==> flow/design.v (excerpt) <==
module CPU(clk, rst, memoryData, memoryAddress, dataOut, readSignal, writeSignal, AC);
Settings: LEC_CHECK=0, ABC_AREA=1, CAP_MARGIN=0, CORE_ASPECT_RATIO=0.74, CORE_MARGIN=2, CORE_UTILIZATION=72, CTS_CLUSTER_DIAMETER=391, CTS_CLUSTER_SIZE=96, PLACE_DENSITY=0.6, SETUP_SLACK_MARGIN=-2.0, SLEW_MARGIN=20, TNS_END_PERCENT=5; clock period 21.4 ns.
run.sh (not shown) runs the stock make flow with config.mk's settings and CLKGATE_MAP_FILE=.
The baseline ended with an error in clock tree synthesis.
Rerun with:
Settings changed: CAP_MARGIN 0 to 20, CORE_ASPECT_RATIO 0.74 to default, CORE_UTILIZATION 72 to 58, CTS_CLUSTER_DIAMETER 391 to default, CTS_CLUSTER_SIZE 96 to default, SETUP_SLACK_MARGIN -2.0 to default, TNS_END_PERCENT 5 to default.
Clock period 21.4 ns to 28.8 ns, I/O delays scaled along.
The changed run produced a clean layout.
Synthesized cell count is unchanged.
Die area rises by 23%.
Synthesized area does not change.
Rerun with:
Settings changed: ABC_AREA 1 to default, CORE_UTILIZATION 58 to 50, PLACE_DENSITY 0.6 to default, SETUP_SLACK_MARGIN from default to 5.0.
Clock period 28.8 ns to 21.5 ns, I/O delays scaled along.
Now the flow finished but fails on setup timing.
Core utilization climbs by 2.6 points.
Flip-flop count stays the same.
Total power climbs by 34%.
Synthesized area climbs by 0.76%.
Hold slack improved by 0.017 ns.
Via count climbs by 6.2%.
Cell count climbs by 1.7%.
Synthesized cell count drops by 17%.
Critical path depth drops by 85.
Routed wire length climbs by 19%.
Cell area climbs by 21%.
Rerun with:
Settings changed: ABC_AREA from default to 1, CORE_UTILIZATION 50 to 65, CTS_CLUSTER_SIZE from default to 72, PLACE_DENSITY from default to 0.6, SETUP_SLACK_MARGIN 5.0 to default.
Clock period 21.5 ns to 24.0 ns, I/O delays scaled along.
After rerunning:
- The new run died in global routing
- area after synthesis is lower by 0.75%
- synthesized cell count is higher by 20%
- die size is lower by 23%
Rerun with:
Settings changed: CORE_UTILIZATION 65 to 41, CTS_CLUSTER_DIAMETER from default to 188, CTS_CLUSTER_SIZE 72 to 46.
Clock period 24.0 ns to 42.0 ns, I/O delays scaled along.
Effect: The changed run went through all stages and came out clean; die area went up by about 60%; synthesized area stays the same; synthesized cell count is unchanged.
Rerun with:
Settings changed: ABC_AREA 1 to default, CORE_UTILIZATION 41 to 52, CTS_CLUSTER_DIAMETER 188 to default, CTS_CLUSTER_SIZE 46 to default.
Clock period 42.0 ns to 38.3 ns, I/O delays scaled along.
The changed run finished with timing, DRC and antenna clean. Register-to-register slack got worse by 5.1 ns. Die size is lower by 20%. Cell area rose by 1.3%. Clock skew came out lower by 0.0056 ns. Critical path depth shrinks by 95. Area after synthesis went up by 0.76%. Worst setup slack is worse by 5.1 ns. Power grows by 17%. Combinational power goes up by 9.2%. Synthesized cell count decreases by 17%. Hold slack improved by 0.0043 ns.

---

Starting RTL as in the previous note.
export LEC_CHECK = 0
export ABC_AREA = 1
export CAP_MARGIN = 10
export CORE_ASPECT_RATIO = 0.95
export CORE_MARGIN = 2
export CORE_UTILIZATION = 58
export CTS_CLUSTER_DIAMETER = 44
export CTS_CLUSTER_SIZE = 72
export MAX_ROUTING_LAYER = met4
export PLACE_DENSITY_LB_ADDON = 0.19
export SETUP_SLACK_MARGIN = 0.18
export SLEW_MARGIN = 10
create_clock -name core_clock -period 21.6 [get_ports {clk}]
The first run aborted during 5_1_grt.
Change:
--- a/flow/config.mk
+++ b/flow/config.mk
@@ -8 +8 @@
-export ABC_AREA = 1
+export ABC_AREA = 0
@@ -12 +12 @@
-export CORE_UTILIZATION = 58
+export CORE_UTILIZATION = 63
@@ -14 +13,0 @@
-export CTS_CLUSTER_SIZE = 72
@@ -16,2 +15 @@
-export PLACE_DENSITY_LB_ADDON = 0.19
-export SETUP_SLACK_MARGIN = 0.18
+export SETUP_SLACK_MARGIN = 5.0
==> flow/constraint.sdc (replaced) <==
create_clock -name core_clock -period 29.9 [get_ports {clk}]
set_input_delay 5.9800 -clock core_clock [delete_from_list [all_inputs] [get_ports {clk}]]
set_output_delay 5.9800 -clock core_clock [all_outputs]
set_load 0.01 [all_outputs]
The changed run went through all stages and came out clean.
Die area falls by a little under a tenth.
Synthesized cell count went down by about a fifth.
Area after synthesis is higher slightly.
Change:
--- a/flow/config.mk
+++ b/flow/config.mk
@@ -12 +12 @@
-export CORE_UTILIZATION = 63
+export CORE_UTILIZATION = 70
@@ -13,0 +14 @@
+export CTS_CLUSTER_SIZE = 74
@@ -14,0 +16 @@
+export PLACE_DENSITY = 0.35
@@ -16,0 +19 @@
+export TNS_END_PERCENT = 5
==> flow/constraint.sdc (replaced) <==
create_clock -name core_clock -period 27.5 [get_ports {clk}]
set_input_delay 5.5000 -clock core_clock [delete_from_list [all_inputs] [get_ports {clk}]]
set_output_delay 5.5000 -clock core_clock [all_outputs]
set_load 0.01 [all_outputs]
The new run died in 5_1_grt (GRT-0232).
Synthesized cell count stays the same.
Synthesized area is unchanged.
Die size decreases by 9.8%.
Change:
--- a/flow/config.mk
+++ b/flow/config.mk
@@ -11,4 +11,4 @@
-export CORE_MARGIN = 2
-export CORE_UTILIZATION = 70
-export CTS_CLUSTER_DIAMETER = 44
-export CTS_CLUSTER_SIZE = 74
+export CORE_MARGIN = 5
+export CORE_UTILIZATION = 63
+export CTS_CLUSTER_DIAMETER = 187
+export CTS_CLUSTER_SIZE = 95
@@ -19 +18,0 @@
-export TNS_END_PERCENT = 5
==> flow/constraint.sdc (replaced) <==
create_clock -name core_clock -period 35.8 [get_ports {clk}]
set_input_delay 7.1600 -clock core_clock [delete_from_list [all_inputs] [get_ports {clk}]]
set_output_delay 7.1600 -clock core_clock [all_outputs]
set_load 0.01 [all_outputs]
After rerunning: The new run finished clean. Area after synthesis does not change. Die area rises by about 18%. Synthesized cell count does not change.
Change:
==> flow/config.mk (replaced) <==
export PLATFORM = sky130hd
export DESIGN_NAME = CPU
export DESIGN_NICKNAME = CPU
export VERILOG_FILES = /design/flow/design.v
export SDC_FILE = /design/flow/constraint.sdc
export NUM_CORES = 4
export LEC_CHECK = 0
export ABC_AREA = 0
export CAP_MARGIN = 10
export CELL_PAD_IN_SITES_DETAIL_PLACEMENT = 1
export CELL_PAD_IN_SITES_GLOBAL_PLACEMENT = 1
export CORE_ASPECT_RATIO = 0.7
export CORE_MARGIN = 5
export CORE_UTILIZATION = 50
export CTS_CLUSTER_DIAMETER = 252
export GPL_TIMING_DRIVEN = 0
export HOLD_SLACK_MARGIN = 0.21
export MAX_ROUTING_LAYER = met5
export PLACE_DENSITY_LB_ADDON = 0.03
export SETUP_SLACK_MARGIN = -2.0
export SLEW_MARGIN = 10
After rerunning: The new run completed and failed the layout checks on negative setup slack. Routed wire length is higher by 17%. Combinational power hardly moves. Clock-buffer cell count is lower by 1. Critical path depth goes up by 8. Power climbs by 3.5%.
Change:
==> flow/config.mk (replaced) <==
export PLATFORM = sky130hd
export DESIGN_NAME = CPU
export DESIGN_NICKNAME = CPU
export VERILOG_FILES = /design/flow/design.v
export SDC_FILE = /design/flow/constraint.sdc
export NUM_CORES = 4
export LEC_CHECK = 0
export ABC_AREA = 0
export CAP_MARGIN = 10
export CORE_ASPECT_RATIO = 0.95
export CORE_MARGIN = 5
export CORE_UTILIZATION = 63
export CTS_CLUSTER_DIAMETER = 44
export MAX_ROUTING_LAYER = met4
export PLACE_DENSITY_LB_ADDON = 0.19
export SETUP_SLACK_MARGIN = 5.0
export SLEW_MARGIN = 10
Now the flow completed with no timing, DRC or antenna violations. Design area rises by 4.6%. Worst setup slack is better by 6.2 ns. Die area falls by 20%. Total power barely changes. Count of clock-buffer cells in the layout rises by 4. First-iteration DRC count rises by 19%. Non-clock buffer count rises by 49. Synthesized cell count stays the same. Global-route usage rises by 2.7 points. Via count rises by 0.50%. Cell count falls by 2.1%.
No activity file was given, so power comes from the tool's default toggle rates.
